==> inputs of job 7277 <==
==> flow/design.v <==
module calculator(
	input newkey,
	input [4:0] keycode,
	input clk,
	input rst,
	output reg [19:0] x,
	output reg led							 
	);
	localparam PLUS = 1'd0;					 
	localparam TIMES = 1'd1;				 
	localparam CLEAR20 = 20'd0;				 
	localparam CLEAR2 = 2'd0;				 
	localparam CLEAR1 = 1'd0;				 
	reg [19:0] y;
	reg op;
	reg [19:0] nextX;
	reg [19:0] nextY;
	reg nextOp;
	reg nextLED;
	reg [2:0] select;
	wire [19:0] sum;
	wire [19:0] product;
	wire [19:0] result;
	wire [19:0] ovp;						 
	wire ovs;								 
	always @ (posedge clk)
		begin
			if (rst)
				begin
					x <= CLEAR20;
					y <= CLEAR20;
					op <= CLEAR1;
					led <= CLEAR1;
				end
			else
				begin
					x <= nextX;
					y <= nextY;
					op <= nextOp;
					led <= nextLED;
				end
		end
  always @ (select, x, y, op, led, result, ovp, ovs, keycode)
		case(select)
			3'd0:						 
				begin
              		nextX = x;
					nextY = y;
					nextOp = op;
					nextLED = led;
				end
			3'd1:						 
				begin
              		nextX = CLEAR20;
					nextY = x;
					nextOp = PLUS;
					nextLED = CLEAR1;
				end
			3'd2:						 
				begin
              		nextX = CLEAR20;
					nextY = x;
					nextOp = TIMES;
					nextLED = CLEAR1;
				end
			3'd3:						 
				begin
              		nextX = result;
					nextY = y;
					nextOp = op;
					nextLED = op ? (ovp != 0) : ovs;
				end	
			3'd4:						 
				begin
              		nextX = CLEAR20;
					nextY = CLEAR20;
					nextOp = CLEAR1;				 
					nextLED = CLEAR1;
				end
			3'd7:						 
				begin
              		nextX = {x[15:0],keycode[3:0]};	 
					nextY = y;
					nextOp = op;
					nextLED = CLEAR1;
				end
			default:					 
				begin
              		nextX = x;
					nextY = y;
					nextOp = op;
					nextLED = led;
				end
		endcase
	always @ (newkey, keycode)
		begin
			if(!newkey)	select <= 3'd0;				 
			else if(keycode[4]) select <= 3'd7;		 
			else select <= keycode[2:0];			 
		end
	assign result = op ? product : sum;				 
	assign {ovp, product} = x * y;					 
	assign {ovs, sum} = x + y;						 
endmodule	
==> flow/run.sh <==
#!/bin/bash
# the make line also repeats each setting of config.mk as NAME=value (left out here)
make -C /OpenROAD-flow-scripts/flow DESIGN_CONFIG=/design/flow/config.mk WORK_HOME=/design/flow/orfs CLKGATE_MAP_FILE= finish
==> flow/config.mk <==
export PLATFORM = sky130hd
export DESIGN_NAME = calculator
export DESIGN_NICKNAME = calculator
export VERILOG_FILES = /design/flow/design.v
export SDC_FILE = /design/flow/constraint.sdc
export NUM_CORES = 4
export LEC_CHECK = 0
export CAP_MARGIN = 10
export CELL_PAD_IN_SITES_DETAIL_PLACEMENT = 2
export CELL_PAD_IN_SITES_GLOBAL_PLACEMENT = 3
export CORE_ASPECT_RATIO = 1.42
export CORE_MARGIN = 6
export CORE_UTILIZATION = 33
export CTS_CLUSTER_DIAMETER = 45
export CTS_CLUSTER_SIZE = 31
export GPL_ROUTABILITY_DRIVEN = 1
export GPL_TIMING_DRIVEN = 0
export HOLD_SLACK_MARGIN = 0.12
export MAX_ROUTING_LAYER = met5
export MIN_ROUTING_LAYER = met1
export PLACE_DENSITY = 0.69
export SETUP_SLACK_MARGIN = 3.13
export SLEW_MARGIN = 15
export TNS_END_PERCENT = 95
==> flow/constraint.sdc <==
create_clock -name core_clock -period 13.3 [get_ports {clk}]
set_input_delay 2.6600 -clock core_clock [delete_from_list [all_inputs] [get_ports {clk}]]
set_output_delay 2.6600 -clock core_clock [all_outputs]
set_load 0.01 [all_outputs]
==> inputs of job 2464, as changes to job 7277 <==
- CAP_MARGIN: 10 -> 20
- CELL_PAD_IN_SITES_DETAIL_PLACEMENT: 2 -> default
- CELL_PAD_IN_SITES_GLOBAL_PLACEMENT: 3 -> default
- CORE_ASPECT_RATIO: 1.42 -> default
- CORE_MARGIN: 6 -> 2
- CORE_UTILIZATION: 33 -> 40
- CTS_CLUSTER_DIAMETER: 45 -> default
- CTS_CLUSTER_SIZE: 31 -> default
- GPL_ROUTABILITY_DRIVEN: 1 -> default
- GPL_TIMING_DRIVEN: 0 -> default
- HOLD_SLACK_MARGIN: 0.12 -> default
- MAX_ROUTING_LAYER: met5 -> default
- MIN_ROUTING_LAYER: met1 -> default
- PLACE_DENSITY: 0.69 -> default
- SETUP_SLACK_MARGIN: 3.13 -> default
- SLEW_MARGIN: 15 -> 20
- TNS_END_PERCENT: 95 -> default
==> flow/constraint.sdc (replaced) <==
create_clock -name core_clock -period 10.6 [get_ports {clk}]
set_input_delay 2.1200 -clock core_clock [delete_from_list [all_inputs] [get_ports {clk}]]
set_output_delay 2.1200 -clock core_clock [all_outputs]
set_load 0.01 [all_outputs]
==> inputs of job 9989, as changes to job 7277 <==
- CAP_MARGIN: 10 -> 20
- CELL_PAD_IN_SITES_DETAIL_PLACEMENT: 2 -> default
- CELL_PAD_IN_SITES_GLOBAL_PLACEMENT: 3 -> default
- CORE_ASPECT_RATIO: 1.42 -> default
- CORE_MARGIN: 6 -> 2
- CORE_UTILIZATION: 33 -> 60
- CTS_CLUSTER_DIAMETER: 45 -> default
- CTS_CLUSTER_SIZE: 31 -> default
- GPL_ROUTABILITY_DRIVEN: 1 -> default
- GPL_TIMING_DRIVEN: 0 -> default
- HOLD_SLACK_MARGIN: 0.12 -> default
- MAX_ROUTING_LAYER: met5 -> default
- MIN_ROUTING_LAYER: met1 -> default
- PLACE_DENSITY: 0.69 -> default
- SETUP_SLACK_MARGIN: 3.13 -> default
- SLEW_MARGIN: 15 -> 20
- TNS_END_PERCENT: 95 -> default
==> flow/constraint.sdc (replaced) <==
create_clock -name core_clock -period 4.45 [get_ports {clk}]
set_input_delay 0.8900 -clock core_clock [delete_from_list [all_inputs] [get_ports {clk}]]
set_output_delay 0.8900 -clock core_clock [all_outputs]
set_load 0.01 [all_outputs]
==> comparison <==
Between job 2464 and job 7277, the lower non-clock buffer count is in job 2464 (gap 76). Register-to-register slack: job 7277 > job 2464 > job 9989. In area after synthesis, job 2464 and job 9989 do not differ. Utilization, highest first: job 9989, job 2464, job 7277. In synthesized cell count, job 9989 and job 7277 do not differ. Hold slack, highest first: job 9989, job 7277, job 2464. Job 7277 completed without violations. Job 2464 ran to the end with no violations. Job 9989 finished but failed the layout checks on negative setup slack. Via count: job 7277 is smaller than job 9989 (6.3%). Of job 7277 and job 2464, job 2464 has the higher first-iteration DRC count (gap about 54%, measured against job 2464). Against job 7277, the clock skew of job 2464 is lower by 3.9 ps.

==> run K: inputs <==
RTL: the design.v shown in full above, as it stands there.
clock: 7.12 ns
lec_check: 0
cap_margin: 20
core_margin: 2
core_utilization: 72
place_density: 0.38
setup_slack_margin: 1.49
slew_margin: 20
run.sh (not shown) runs the stock make flow with config.mk's settings and CLKGATE_MAP_FILE=.
==> run E: changes against run K <==
- CAP_MARGIN: 20 -> 0
- CTS_CLUSTER_DIAMETER: unset -> 395
- CTS_CLUSTER_SIZE: unset -> 10
- SETUP_SLACK_MARGIN: 1.49 -> 0.37
- TNS_END_PERCENT: unset -> 5
==> flow/constraint.sdc (replaced) <==
create_clock -name core_clock -period 5.61 [get_ports {clk}]
set_input_delay 1.1220 -clock core_clock [delete_from_list [all_inputs] [get_ports {clk}]]
set_output_delay 1.1220 -clock core_clock [all_outputs]
set_load 0.01 [all_outputs]
==> run P: changes against run K <==
- PLACE_DENSITY: 0.38 -> 0.35
- SETUP_SLACK_MARGIN: 1.49 -> unset
==> flow/constraint.sdc (replaced) <==
create_clock -name core_clock -period 6.49 [get_ports {clk}]
set_input_delay 1.2980 -clock core_clock [delete_from_list [all_inputs] [get_ports {clk}]]
set_output_delay 1.2980 -clock core_clock [all_outputs]
set_load 0.01 [all_outputs]
==> qor summary <==
item                                                                run E            run P       run K
Part of the power in combinational logic                            59.1%            59.3%       63.1%
Startpoint of the most critical setup path                           y[2]             y[3]        x[7]
Result of the run                                         failed layout checks  failed layout checks  no timing/DRC/antenna violations
Layout check failures                                        setup timing     setup timing           -
Gp weighted congestion                                              0.994             1.00       0.997
Worst Setup Slack, final                                         -1160 ps          -396 ps      222 ps
Worst hold slack                                                   644 ps           634 ps      603 ps
Total Routing Usage GR                                              44.4%            46.1%       43.4%
Insertion delay to the later sink of the worst-skew pair           310 ps           320 ps      300 ps
Sw power                                                       0.000867 W       0.000764 W  0.000715 W
Fraction of area in multi-input gates                               73.2%            74.6%       77.1%
Number of nets in the final layout                                   2570             2534        2456
Layout buffering overhead excluding clock cells                     12.9%            11.3%       8.81%
Grt met1 use                                                        54.3%            53.4%       54.7%
Fmax                                                              148 MHz          145 MHz     145 MHz
Via count normalized by instance count                               6.36             6.44        6.58
Clock share of power                                                22.0%            21.6%       16.6%
Final critical-path share of the clock period                        121%             106%       96.9%
Fill count                                                           1262             1254        1264
Met2 Resource Use GR                                                75.3%            76.4%       71.1%
Overall routed net length                                        52100 um         54000 um    54400 um
Total placed cells including tap cells                               2346             2309        2168
Count of non-CTS buffers in the layout                                305              269         191
Area added between synthesis and finish                             17.9%            15.5%       15.7%
Worst stage delay on the critical path                             570 ps           570 ps      620 ps

==> v21 <==
RTL: the design.v shown in full above, as it stands there.
make LEC_CHECK=0 CAP_MARGIN=20 CORE_ASPECT_RATIO=1.42 CORE_MARGIN=2 CORE_UTILIZATION=65 CTS_CLUSTER_DIAMETER=333 HOLD_SLACK_MARGIN=0.12 MAX_ROUTING_LAYER=met4 MIN_ROUTING_LAYER=met1 SETUP_SLACK_MARGIN=-0.32 SLEW_MARGIN=15 TNS_END_PERCENT=40 finish   # period 13.3 ns
==> inputs of v33, as changes to v21 <==
CELL_PAD_IN_SITES_DETAIL_PLACEMENT = 2   (was unset)
CORE_MARGIN = 6   (was 2)
CORE_UTILIZATION = 56   (was 65)
CTS_CLUSTER_SIZE = 31   (was unset)
GPL_ROUTABILITY_DRIVEN = 1   (was unset)
MAX_ROUTING_LAYER = met5   (was met4)
SETUP_SLACK_MARGIN = 3.13   (was -0.32)
TNS_END_PERCENT = 95   (was 40)
==> inputs of v32, as changes to v21 <==
ABC_AREA = 1   (was unset)
CORE_UTILIZATION = 72   (was 65)
TNS_END_PERCENT = 100   (was 40)
==> results <==
| item | v32 | v21 | v33 |
|---|---|---|---|
| Outcome | finished clean | finished clean | did not finish |
| Last stage reached | - | - | detailed placement (3_5_place_dp) |
| Final-stage net count | 2935 | 2327 | - |
| # Post-CTS Setup Buffers | 0 | 0 | - |
| Crit path launch | x[10]$_SDFFE_PP0P_ | x[7]$_SDFFE_PP0P_ | - |
| Number of sinks driven by the clock tree | 42 | 42 | - |
| Min Tclk post-route | 7.24 ns | 7.91 ns | - |
| Register area share after synthesis | 4.85% | 5.14% | 5.14% |
| Ratio of routed vias to standard cells | 5.75 | 6.23 | - |
| WL per Instance | 19.4 um | 22.1 um | - |
| Power consumed by combinational cells | 464 uW | 382 uW | - |
| Antenna violations before repair | 0 | 0 | - |
| Inserted Clock Buffers | 5 | 5 | - |
| #MultiIn Comb | 1650 | 1391 | - |
Power and IR drop assume default switching activity.
